== run 1 ==
Design TOP_VIEW, start of the top module:
module TOP_VIEW#(parameter alu_width =16)
(
  input wire [alu_width-1:0]    A,B,
  input wire                    clk,rst,
  input wire [3:0]              alu_fun,
  output wire                   arith_flag,carry_out,logic_flag,comp_flag,shift_flag,
  output wire [alu_width-1:0]   arith_out,logic_out,comp_out,shift_out
  );
wire                  comp_enable ;
wire                  shift_enable ;
wire                  logic_enable ;
wire                  arith_enable ;
  DECODER_UNIT U_decoder(
  .alu_fun(alu_fun[3:2]),
  .arith_enable(arith_enable),
  .logic_enable(logic_enable),
  .shift_enable(shift_enable),
  .comp_enable(comp_enable)
  );
  ARITHMATIC_UNIT U_arithmatic(
  .A(A),
  .arith_enable(arith_enable),
  .B(B),
  .clk(clk),
  .rst(rst),
  .alu_fun(alu_fun[1:0]),
  .arith_out(arith_out),
  .arith_flag(arith_flag),
  .carry_out(carry_out)
  );
   LOGIC_UNIT U_logic(
  .A(A),
  .logic_enable(logic_enable),
  .B(B),
  .clk(clk),
  .rst(rst),
  .alu_fun(alu_fun[1:0]),
  .logic_out(logic_out),
  .logic_flag(logic_flag)
   );
   comparsion_unit U_comp (
  .A(A),
  .comp_enable(comp_enable),
  .B(B),
  .clk(clk),
  .rst(rst),
  .alu_fun(alu_fun[1:0]),
  ...
For scale: ~54 flip-flops, roughly 110 I/O pins.
clock: 29.9 ns
lec_check: 0
abc_area: 1
cap_margin: 20
core_margin: 2
core_utilization: 68
place_density: 0.65
slew_margin: 20
tns_end_percent: 5
run.sh (not shown) runs the stock make flow with config.mk's settings and CLKGATE_MAP_FILE=.
Run 1 completed end to end; final checks failed (setup timing).
## Diff of input files: run 2 against run 1
# run 1
export LEC_CHECK = 0
export ABC_AREA = 1
export CAP_MARGIN = 20
export CORE_MARGIN = 2
export CORE_UTILIZATION = 68
export PLACE_DENSITY = 0.65
export SLEW_MARGIN = 20
export TNS_END_PERCENT = 5
create_clock -name core_clock -period 29.9 [get_ports {clk}]
# run 2
export LEC_CHECK = 0
export CAP_MARGIN = 20
export CORE_MARGIN = 2
export CORE_UTILIZATION = 70
export SETUP_SLACK_MARGIN = -0.3
export SLEW_MARGIN = 20
create_clock -name core_clock -period 31.5 [get_ports {clk}]
--- outcome ---
- Run 2 failed in 5_1_grt with GRT-0116.
- Area fraction in mux cells delta for run 2 relative to run 1: 5.8 points higher
- Taking run 1 as 1.0, run 2 lands at 0.854 on yosys cell count.
- The final reports for run 2 and run 1 show number of library cell types mapped by synthesis higher in the former.
- Run 2: post-synth area from yosys stat higher than run 1
- Changes observed in run 2 relative to run 1: synthesized cell count shows a reduction of about 15%, die area shows a reduction of 2.5%.
## Diff of input files: run 3 against run 2
# run 2
export LEC_CHECK = 0
export CAP_MARGIN = 20
export CORE_MARGIN = 2
export CORE_UTILIZATION = 70
export SETUP_SLACK_MARGIN = -0.3
export SLEW_MARGIN = 20
create_clock -name core_clock -period 31.5 [get_ports {clk}]
# run 3
export LEC_CHECK = 0
export CAP_MARGIN = 20
export CORE_MARGIN = 2
export CORE_UTILIZATION = 40
export SLEW_MARGIN = 20
create_clock -name core_clock -period 15.4 [get_ports {clk}]
Notes after the runs:
Run 3 finished every stage; the final checks, however, were not passed, the failures being setup timing.
Diff run 2 -> run 3: area reported by Yosys stat stayed essentially flat; final weighted congestion of routability-driven global placement fell by 0.15; area after synthesis stayed essentially flat; overall die width rose by about 30%.

* * *

== lane 5 ==
Starting RTL as in the previous note.
clock: 36.0 ns
lec_check: 0
cap_margin: 20
core_margin: 2
core_utilization: 40
cts_cluster_diameter: 398
cts_cluster_size: 92
slew_margin: 20
tns_end_percent: 15
For lane 4, these inputs were changed with respect to lane 5:
Settings: removing TNS_END_PERCENT (formerly 15); changing CTS_CLUSTER_DIAMETER from 398 to 20; setting MAX_ROUTING_LAYER to met4 for the first time; setting SETUP_SLACK_MARGIN to 5.0 for the first time; removing CTS_CLUSTER_SIZE (formerly 92).
- Setup WNS lane 5 -> lane 4: better
- When the final numbers for lane 4 and lane 5 were put side by side, the number of nets in the finished design turned out to be greater in lane 4.
- As far as core utilization before placement goes, lane 5 and lane 4 are indistinguishable; the numbers are identical.
- Comparing lane 5 against lane 4, there is no change at all in total of buffers placed on input and output ports.
- Re area of all placed cells without fillers: lane 4 is about 15% up on lane 5.
- Lane 5 -> lane 4: via count of the routed design increased by a little under 10%

* * *

TOP_VIEW again, from the RTL that the note above started with.
clock: 25.3 ns
lec_check: 0
cap_margin: 20
core_margin: 2
core_utilization: 70
cts_cluster_diameter: 228
cts_cluster_size: 37
setup_slack_margin: -1.87
slew_margin: 20
The starting point never finished: it broke off in 4_1_cts on DPL-0038.
Then changed:
CORE_UTILIZATION = 66   (was 70)
CTS_CLUSTER_DIAMETER = default   (was 228)
CTS_CLUSTER_SIZE = default   (was 37)
SETUP_SLACK_MARGIN = default   (was -1.87)
clock period = 35.1 ns   (was 25.3 ns; I/O delays follow)
The changed run ran to the end with no violations. Synthesized area is unchanged. Die area climbs by 5.9%. Synthesized cell count stays the same.

* * *

oak:
The RTL this note starts from:
==> flow/design.v <==
module DECODER_UNIT
(input wire [1:0]            alu_fun,
output reg arith_enable,logic_enable,comp_enable,shift_enable);
  always@(*)
  begin
    arith_enable = 1'b0;
    logic_enable = 1'b0;
    comp_enable = 1'b0;
    shift_enable = 1'b0;
    case(alu_fun)
      4'b00:arith_enable = 1'b1;
      4'b01:logic_enable = 1'b1;
      4'b10:comp_enable = 1'b1;
      4'b11:shift_enable = 1'b1;
      default: begin
            arith_enable = 1'b0;
            logic_enable = 1'b0;
            comp_enable =1'b 0;
            shift_enable = 1'b0;
        end
      endcase
  end
endmodule
module ARITHMATIC_UNIT#(parameter alu_width =16)
(
  input wire [alu_width-1:0]  A,B,
  input wire                  clk,rst,
  input wire arith_enable,
  input wire [1:0]            alu_fun,
  output reg                  arith_flag,carry_out,
  output reg [alu_width-1:0]  arith_out);
reg [alu_width:0] arith_out_reg;
wire carry_out_reg;
reg arith_flag_reg;  
always@(posedge clk or negedge rst)
begin
  if(!rst)
    begin
    arith_out <= 16'b0;
    carry_out <= 16'b0;
    arith_flag <= 16'b0;
    end
  else
   begin
    arith_out <= arith_out_reg[alu_width-1:0];
    carry_out <= carry_out_reg;
    arith_flag <= arith_flag_reg;
   end 
end
always@(*)
  begin
    arith_out_reg   = 1'b0  ;
    arith_flag_reg  = 1'b0 ;
      if(arith_enable)
        begin
    case(alu_fun)  
    4'b00:begin
    arith_out_reg   = A+B  ;
    arith_flag_reg  = 1'b1 ;
            end
    4'b01:begin
    arith_out_reg   = A-B  ;
    arith_flag_reg  = 1'b1 ;
           end
    4'b10:begin
    arith_out_reg   = A*B  ;
    arith_flag_reg  = 1'b1 ;
            end
    4'b11:begin
    arith_out_reg   = (B == 0) ? {1'b0, {alu_width{1'b1}}} : A/B  ;
    arith_flag_reg  = 1'b1 ;
           end
          endcase
          end    
end
assign carry_out_reg = arith_out_reg[alu_width] ;
endmodule
module LOGIC_UNIT#(parameter alu_width =16)
(
  input wire [alu_width-1:0]  A,B,
  input wire                  clk,rst,
  input wire logic_enable,
  input wire [1:0]            alu_fun,
  output reg                  logic_flag,
  output reg [alu_width-1:0]  logic_out);
reg [alu_width-1:0] logic_out_reg;
reg logic_flag_reg;
always @ (posedge clk or negedge rst)
 begin 
   if (!rst)
     begin
      logic_out  <= 'b0 ;
      logic_flag <= 'b0 ;	
	 end
   else
     begin   
      logic_out  <= logic_out_reg ;
      logic_flag <= logic_flag_reg ;
	 end
 end	
always@(*)
begin
    logic_out_reg  = 1'b0  ;
    logic_flag_reg = 1'b0 ;
    if(logic_enable)
        begin
    case(alu_fun)  
    4'b00:begin
    logic_out_reg   = A&B  ;
    logic_flag_reg  = 1'b1 ;
            end
    4'b01:begin
    logic_out_reg   = A|B  ;
    logic_flag_reg  = 1'b1 ;
           end
    4'b10:begin
    logic_out_reg   = ~(A&B) ;
    logic_flag_reg  = 1'b1 ;
            end
    4'b11:begin
    logic_out_reg   = ~(A|B) ;
    logic_flag_reg  = 1'b1 ;
           end
          endcase
          end            
end 
endmodule
module comparsion_unit#(parameter alu_width =16)
(
  input wire [alu_width-1:0]  A,B,
  input wire                  clk,rst,
  input wire comp_enable,
  input wire [1:0]            alu_fun,
  output reg                  comp_flag,
  output reg [alu_width-1:0]  comp_out);
reg comp_out_reg ;
reg  comp_flag_reg ;
always @ (posedge clk or negedge rst)
 begin 
   if (!rst)
     begin
      comp_out  <= 'b0 ;
      comp_flag <= 'b0 ;	
	 end
   else
     begin   
      comp_out  <= comp_out_reg ;
      comp_flag <= comp_flag_reg ;
	 end
 end
always@(*)
    begin
      comp_out_reg = 1'b0;
      comp_flag_reg = 1'b0;
      if(comp_enable)
        begin
  case(alu_fun)
      4'b00:begin
      comp_out_reg = 1'b0;
      comp_flag_reg = 1'b1;
      end 
      4'b01:begin
        comp_flag_reg  = 1'b1;
        if(A==B)
           begin
    comp_out_reg = 1'b1;
          end
       else
          begin
    comp_out_reg   = 1'b0;
          end
        end
    4'b10:begin
      comp_flag_reg  = 1'b1 ;
      if(A > B)
        begin
    comp_out_reg   = 1'b1;
        end
    else
        begin
    comp_out_reg   = 1'b0;
        end
        end
    4'b11:begin
      comp_flag_reg  = 1'b1;
      if(A < B)
          begin
    comp_out_reg   = 16'b1;
          end
    else
          begin
    comp_out_reg   = 1'b0;
          end
      end
   endcase
          end
   end
  endmodule
module shift_unit#(parameter alu_width =16)
(
  input wire [alu_width-1:0]  A,B,
  input wire                  clk,rst,
  input wire                shift_enable,
  input wire [1:0]            alu_fun,
  output reg                  shift_flag,
  output reg [alu_width-1:0]  shift_out);
reg [alu_width-1:0]  shift_out_reg ;
reg shift_flag_reg ;
always @ (posedge clk or negedge rst)
 begin 
   if (!rst)
     begin
      shift_out  <= 'b0 ;
      shift_flag <= 'b0 ;	
	 end
   else
     begin   
      shift_out  <= shift_out_reg ;
      shift_flag <= shift_flag_reg ;
	 end
 end
   always@(*)
begin
        shift_out_reg = 1'b0;
        shift_flag_reg = 1'b0;
      if(shift_enable)
        begin
      case(alu_fun)  
        4'b00:begin
        shift_flag_reg = 1'b1;
        shift_out_reg = A >> 1;
        end
        4'b01:begin
        shift_out_reg = A << 1;
        shift_flag_reg = 1'b1;
        end
        4'b10:begin
        shift_flag_reg = 1'b1;
        shift_out_reg = B >> 1;
         end
        4'b11:begin
        shift_flag_reg = 1'b1;
        shift_out_reg = B << 1;
        end
      endcase
end
end 
endmodule
module TOP_VIEW#(parameter alu_width =16)
(
  input wire [alu_width-1:0]    A,B,
  input wire                    clk,rst,
  input wire [3:0]              alu_fun,
  output wire                   arith_flag,carry_out,logic_flag,comp_flag,shift_flag,
  output wire [alu_width-1:0]   arith_out,logic_out,comp_out,shift_out
  );
wire                  comp_enable ;
wire                  shift_enable ;
wire                  logic_enable ;
wire                  arith_enable ;
  DECODER_UNIT U_decoder(
  .alu_fun(alu_fun[3:2]),
  .arith_enable(arith_enable),
  .logic_enable(logic_enable),
  .shift_enable(shift_enable),
  .comp_enable(comp_enable)
  );
  ARITHMATIC_UNIT U_arithmatic(
  .A(A),
  .arith_enable(arith_enable),
  .B(B),
  .clk(clk),
  .rst(rst),
  .alu_fun(alu_fun[1:0]),
  .arith_out(arith_out),
  .arith_flag(arith_flag),
  .carry_out(carry_out)
  );
   LOGIC_UNIT U_logic(
  .A(A),
  .logic_enable(logic_enable),
  .B(B),
  .clk(clk),
  .rst(rst),
  .alu_fun(alu_fun[1:0]),
  .logic_out(logic_out),
  .logic_flag(logic_flag)
   );
   comparsion_unit U_comp (
  .A(A),
  .comp_enable(comp_enable),
  .B(B),
  .clk(clk),
  .rst(rst),
  .alu_fun(alu_fun[1:0]),
  .comp_out(comp_out),
  .comp_flag(comp_flag)
  );
  shift_unit U_shift(
  .A(A),
  .shift_enable(shift_enable),
  .B(B),
  .clk(clk),
  .rst(rst),
  .alu_fun(alu_fun[1:0]),
  .shift_out(shift_out),
  .shift_flag(shift_flag)
  );
endmodule
Settings: LEC_CHECK=0, ABC_AREA=1, CAP_MARGIN=30, CELL_PAD_IN_SITES_DETAIL_PLACEMENT=0, CELL_PAD_IN_SITES_GLOBAL_PLACEMENT=2, CORE_MARGIN=4, CORE_UTILIZATION=56, CTS_CLUSTER_SIZE=62, GPL_ROUTABILITY_DRIVEN=0, GPL_TIMING_DRIVEN=0, MAX_ROUTING_LAYER=met4, MIN_ROUTING_LAYER=met2, PLACE_DENSITY=0.92, SETUP_SLACK_MARGIN=5.0, SLEW_MARGIN=10, TNS_END_PERCENT=5; clock period 49.3 ns.
oak did not finish; a tool error ended it in global placement without I/O.
[inputs] pine vs oak
Settings: CAP_MARGIN: 30 -> 20; GPL_ROUTABILITY_DRIVEN: 0 -> unset; SLEW_MARGIN: 10 -> 20; CTS_CLUSTER_SIZE: 62 -> unset; GPL_TIMING_DRIVEN: 0 -> unset; CORE_UTILIZATION: 56 -> 64; PLACE_DENSITY: 0.92 -> unset; MIN_ROUTING_LAYER: met2 -> unset; SETUP_SLACK_MARGIN: 5.0 -> unset; ABC_AREA: 1 -> unset; CORE_MARGIN: 4 -> 2; TNS_END_PERCENT: 5 -> unset; MAX_ROUTING_LAYER: met4 -> unset; CELL_PAD_IN_SITES_GLOBAL_PLACEMENT: 2 -> unset; CELL_PAD_IN_SITES_DETAIL_PLACEMENT: 0 -> unset; the clock period (ns, I/O delays scaled along): 49.3 -> 18.0.
Results
global placement without I/O: oak exited with error
FAIL pine @ global routing: tool exited with error
Between pine and oak, it is pine whose area fraction in mux cells is higher, by 5.8 points.
Taking oak as the reference point, the area reported by Yosys stat of pine rises by 0.33%.
Between oak and pine, post-synthesis area per instance increased.
pine ends up with lower number of rows created at floorplan than oak does.
oak has a higher number of cells in the yosys synthesis report than pine.
Compared with oak, pine shows horizontal die dimension lower by about 8%.
Share of the synthesized netlist area taken by xor and xnor gates ended up 1.0 points higher on pine than on oak.
oak has higher die size than pine.
As of pine, core region area had fallen by more than 10% compared to oak.
